==> v39: inputs <==
==> flow/design.v (excerpt) <==
module ram_tester
#(
     parameter AXI_ID           = 0
)
(
     input          clk_i
    ,input          rst_i
    ,input          cfg_awvalid_i
    ,input  [31:0]  cfg_awaddr_i
    ,input          cfg_wvalid_i
    ,input  [31:0]  cfg_wdata_i
    ,input  [3:0]   cfg_wstrb_i
    ,input          cfg_bready_i
    ,input          cfg_arvalid_i
    ,input  [31:0]  cfg_araddr_i
    ,input          cfg_rready_i
    ,input          outport_awready_i
    ,input          outport_wready_i
    ,input          outport_bvalid_i
    ,input  [1:0]   outport_bresp_i
    ,input  [3:0]   outport_bid_i
    ,input          outport_arready_i
    ,input          outport_rvalid_i
    ,input  [31:0]  outport_rdata_i
    ,input  [1:0]   outport_rresp_i
    ,input  [3:0]   outport_rid_i
    ,input          outport_rlast_i
    ,output         cfg_awready_o
    ,output         cfg_wready_o
    ,output         cfg_bvalid_o
    ,output [1:0]   cfg_bresp_o
    ,output         cfg_arready_o
    ,output         cfg_rvalid_o
    ,output [31:0]  cfg_rdata_o
    ,output [1:0]   cfg_rresp_o
    ,output         outport_awvalid_o
    ,output [31:0]  outport_awaddr_o
    ,output [3:0]   outport_awid_o
    ,output [7:0]   outport_awlen_o
    ,output [1:0]   outport_awburst_o
    ,output         outport_wvalid_o
    ,output [31:0]  outport_wdata_o
    ,output [3:0]   outport_wstrb_o
    ,output         outport_wlast_o
    ,output         outport_bready_o
    ,output         outport_arvalid_o
    ,output [31:0]  outport_araddr_o
    ,output [3:0]   outport_arid_o
    ,output [7:0]   outport_arlen_o
    ,output [1:0]   outport_arburst_o
    ,output         outport_rready_o
);
Settings: LEC_CHECK=0, CAP_MARGIN=20, CORE_MARGIN=2, CORE_UTILIZATION=40, SLEW_MARGIN=20; clock period 8.96 ns.
run.sh (not shown) runs the stock make flow with config.mk's settings and CLKGATE_MAP_FILE=.
==> v15 (differences from v39) <==
ABC_AREA = 1   (was default)
CORE_ASPECT_RATIO = 1.33   (was default)
CORE_UTILIZATION = 72   (was 40)
CTS_CLUSTER_DIAMETER = 385   (was default)
CTS_CLUSTER_SIZE = 100   (was default)
SETUP_SLACK_MARGIN = 0.62   (was default)
TNS_END_PERCENT = 10   (was default)
==> flow/constraint.sdc (replaced) <==
create_clock -name core_clock -period 3.59 [get_ports {clk_i}]
set_input_delay 0.7180 -clock core_clock [delete_from_list [all_inputs] [get_ports {clk_i}]]
set_output_delay 0.7180 -clock core_clock [all_outputs]
set_load 0.01 [all_outputs]
==> v5 (differences from v39) <==
ABC_AREA = 1   (was default)
CAP_MARGIN = 5   (was 20)
CORE_ASPECT_RATIO = 0.92   (was default)
CORE_UTILIZATION = 72   (was 40)
CTS_CLUSTER_SIZE = 41   (was default)
HOLD_SLACK_MARGIN = 0.29   (was default)
PLACE_DENSITY = 0.65   (was default)
SETUP_SLACK_MARGIN = -0.38   (was default)
==> flow/constraint.sdc (replaced) <==
create_clock -name core_clock -period 4.98 [get_ports {clk_i}]
set_input_delay 0.9960 -clock core_clock [delete_from_list [all_inputs] [get_ports {clk_i}]]
set_output_delay 0.9960 -clock core_clock [all_outputs]
set_load 0.01 [all_outputs]
==> comparison table <==
|  | v39 | v15 | v5 |
|---|---|---|---|
| Count of inverters not on the clock network in the layout | 154 | - | 614 |
| Status | finished clean | stopped before the end | finished with violations |
| Stage where the flow stopped | - | global routing | - |
| Reasons for failing layout checks | - | - | negative setup slack |
| Top sig layer | met5 | - | met5 |
| Hold Worst Slack | 0.328 ns | - | 0.353 ns |
| Final setup violation count | 0 | - | 34 |
| Final wirelength | 141000 um | - | 167000 um |
| Effective utilization at floorplan | 40.2% | 72.6% | 73.0% |
| Number of clock buffers in the layout | 140 | - | 127 |
| Cell count after placement | 5653 | 6450 | 6280 |
| Filler Cell Count | 10700 | - | 3387 |
| Min-delay src | u_rand.data_q[9] | - | u_rand.data_q[7] |
| Combinational gate area | 17500 um2 | - | 18200 um2 |
| Share of synthesized area occupied by flip-flops and latches | 59.6% | 57.5% | 57.5% |


==> run E: inputs <==
Starting RTL as in the previous note.
clock: 6.5 ns
lec_check: 0
cap_margin: 20
cell_pad_in_sites_detail_placement: 1
cell_pad_in_sites_global_placement: 1
core_aspect_ratio: 1.3
core_margin: 6
core_utilization: 37
cts_cluster_diameter: 73
gpl_routability_driven: 0
gpl_timing_driven: 1
max_routing_layer: met5
min_routing_layer: met1
place_density: 0.42
slew_margin: 40
tns_end_percent: 20
==> run R (differences from run E) <==
==> flow/config.mk (replaced) <==
export PLATFORM = sky130hd
export DESIGN_NAME = ram_tester
export DESIGN_NICKNAME = ram_tester
export VERILOG_FILES = /design/flow/design.v
export SDC_FILE = /design/flow/constraint.sdc
export NUM_CORES = 4
export LEC_CHECK = 0
export ABC_AREA = 1
export CAP_MARGIN = 20
export CORE_ASPECT_RATIO = 1.33
export CORE_MARGIN = 2
export CORE_UTILIZATION = 72
export CTS_CLUSTER_DIAMETER = 385
export CTS_CLUSTER_SIZE = 100
export PLACE_DENSITY = 0.36
export SLEW_MARGIN = 20
==> flow/constraint.sdc (replaced) <==
create_clock -name core_clock -period 3.59 [get_ports {clk_i}]
set_input_delay 0.7180 -clock core_clock [delete_from_list [all_inputs] [get_ports {clk_i}]]
set_output_delay 0.7180 -clock core_clock [all_outputs]
set_load 0.01 [all_outputs]
==> notes <==
Run R ended with an error in global routing (GRT-0232). Run E finished clean.
Of run E and run R, run R has the higher synthesized cell count (gap about 20%, measured against run R).
Synthesized area: run R is higher than run E (about 3.6%).
Against run E, the die area of run R is lower by 49%.
==> figures <==
| quantity | run E | run R |
|---|---|---|
| Result of the run | finished clean | aborted with a tool error |
| Last stage reached | - | global routing |
| Top-area cell share | 0.376 | 0.362 |
| Number of instances in the synthesized netlist | 4,062 | 5,108 |
| Mux contribution to synthesized area | 0.0600 | 0.00661 |
| Yosys stat area | 47,300 um2 | 49,000 um2 |
| Chip area | 137,000 um2 | 70,200 um2 |
| Setup slack after placement | -512 ps | -2390 ps |
| Summed instance area of the synthesized netlist | 47,300 um2 | 49,000 um2 |
| Leading cell type by number of instances after synthesis | sky130_fd_sc_hd__edfxtp_1 | sky130_fd_sc_hd__nand2_1 |
| Initial Util | 0.373 | 0.726 |
| Number of instances in the placed design | 6,009 | 6,454 |
| # Cells Yosys | 4,062 | 5,108 |
| Post-detail-place hpwl | 121 mm | 119 mm |
| DIE HEIGHT | 420 um | 305 um |
| Synthesized area per cell | 11.7 um2 | 9.60 um2 |
| Placed Instance Area | 53,200 um2 | 55,100 um2 |
| Basic-gate share of the synthesized area counting and, or, nand and nor cells | 0.114 | 0.184 |
| H-tree level count | 3 | 1 |
| Horizontal extent of the die | 326 um | 230 um |
| Core Box Area | 127,000 um2 | 67,600 um2 |


==> trial 9 <==
ram_tester again, from the RTL that the note above started with.
==> flow/design.v (excerpt) <==
module ram_tester
#(
     parameter AXI_ID           = 0
)
(
     input          clk_i
    ,input          rst_i
    ,input          cfg_awvalid_i
    ,input  [31:0]  cfg_awaddr_i
    ,input          cfg_wvalid_i
    ,input  [31:0]  cfg_wdata_i
    ,input  [3:0]   cfg_wstrb_i
    ,input          cfg_bready_i
    ,input          cfg_arvalid_i
    ,input  [31:0]  cfg_araddr_i
    ,input          cfg_rready_i
    ,input          outport_awready_i
    ,input          outport_wready_i
    ,input          outport_bvalid_i
    ,input  [1:0]   outport_bresp_i
    ,input  [3:0]   outport_bid_i
    ,input          outport_arready_i
    ,input          outport_rvalid_i
    ,input  [31:0]  outport_rdata_i
    ,input  [1:0]   outport_rresp_i
    ,input  [3:0]   outport_rid_i
    ,input          outport_rlast_i
    ,output         cfg_awready_o
    ,output         cfg_wready_o
    ,output         cfg_bvalid_o
    ,output [1:0]   cfg_bresp_o
    ,output         cfg_arready_o
    ,output         cfg_rvalid_o
    ,output [31:0]  cfg_rdata_o
    ,output [1:0]   cfg_rresp_o
    ,output         outport_awvalid_o
    ,output [31:0]  outport_awaddr_o
    ,output [3:0]   outport_awid_o
    ,output [7:0]   outport_awlen_o
    ,output [1:0]   outport_awburst_o
    ,output         outport_wvalid_o
    ,output [31:0]  outport_wdata_o
    ,output [3:0]   outport_wstrb_o
    ,output         outport_wlast_o
    ,output         outport_bready_o
    ,output         outport_arvalid_o
    ,output [31:0]  outport_araddr_o
    ,output [3:0]   outport_arid_o
    ,output [7:0]   outport_arlen_o
    ,output [1:0]   outport_arburst_o
    ,output         outport_rready_o
);
clock: 10.0 ns
lec_check: 0
cap_margin: 20
core_margin: 2
core_utilization: 40
cts_cluster_diameter: 228
gpl_timing_driven: 0
max_routing_layer: met4
setup_slack_margin: 2.12
slew_margin: 20
==> inputs of trial 85, as changes to trial 9 <==
==> flow/config.mk (replaced) <==
export PLATFORM = sky130hd
export DESIGN_NAME = ram_tester
export DESIGN_NICKNAME = ram_tester
export VERILOG_FILES = /design/flow/design.v
export SDC_FILE = /design/flow/constraint.sdc
export NUM_CORES = 4
export LEC_CHECK = 0
export CAP_MARGIN = 20
export CELL_PAD_IN_SITES_GLOBAL_PLACEMENT = 0
export CORE_MARGIN = 2
export CORE_UTILIZATION = 70
export CTS_CLUSTER_DIAMETER = 73
export MIN_ROUTING_LAYER = met1
export SLEW_MARGIN = 10
export TNS_END_PERCENT = 75
==> flow/constraint.sdc (replaced) <==
create_clock -name core_clock -period 5.74 [get_ports {clk_i}]
set_input_delay 1.1480 -clock core_clock [delete_from_list [all_inputs] [get_ports {clk_i}]]
set_output_delay 1.1480 -clock core_clock [all_outputs]
set_load 0.01 [all_outputs]
==> results.tsv <==
stage	metric	value	unit
timing	setup_violations	25	
finish	ff_latch_area	28200	µm²
outcome	status	failed layout checks	
detailed_routing	wl_met1	50900	µm
outcome	failed_checks	setup timing	
grt	grt_pass1_vias	35215	
finish	fin_area	56800	µm²
finish	n_all_buffers	574	
timing	fin_ws	-0.509	ns
finish	mi_logic_area	18500	µm²
timing	skew	0.0370	ns
(the above is from trial 85)
==> results.tsv <==
stage	metric	value	unit
finish	mi_logic_area	17500	µm²
timing	setup_violations	0	
outcome	status	timing/DRC/antenna clean	
timing	fin_ws	2.37	ns
finish	n_all_buffers	579	
finish	fin_area	56100	µm²
detailed_routing	wl_met1	64700	µm
(the above is from trial 9)
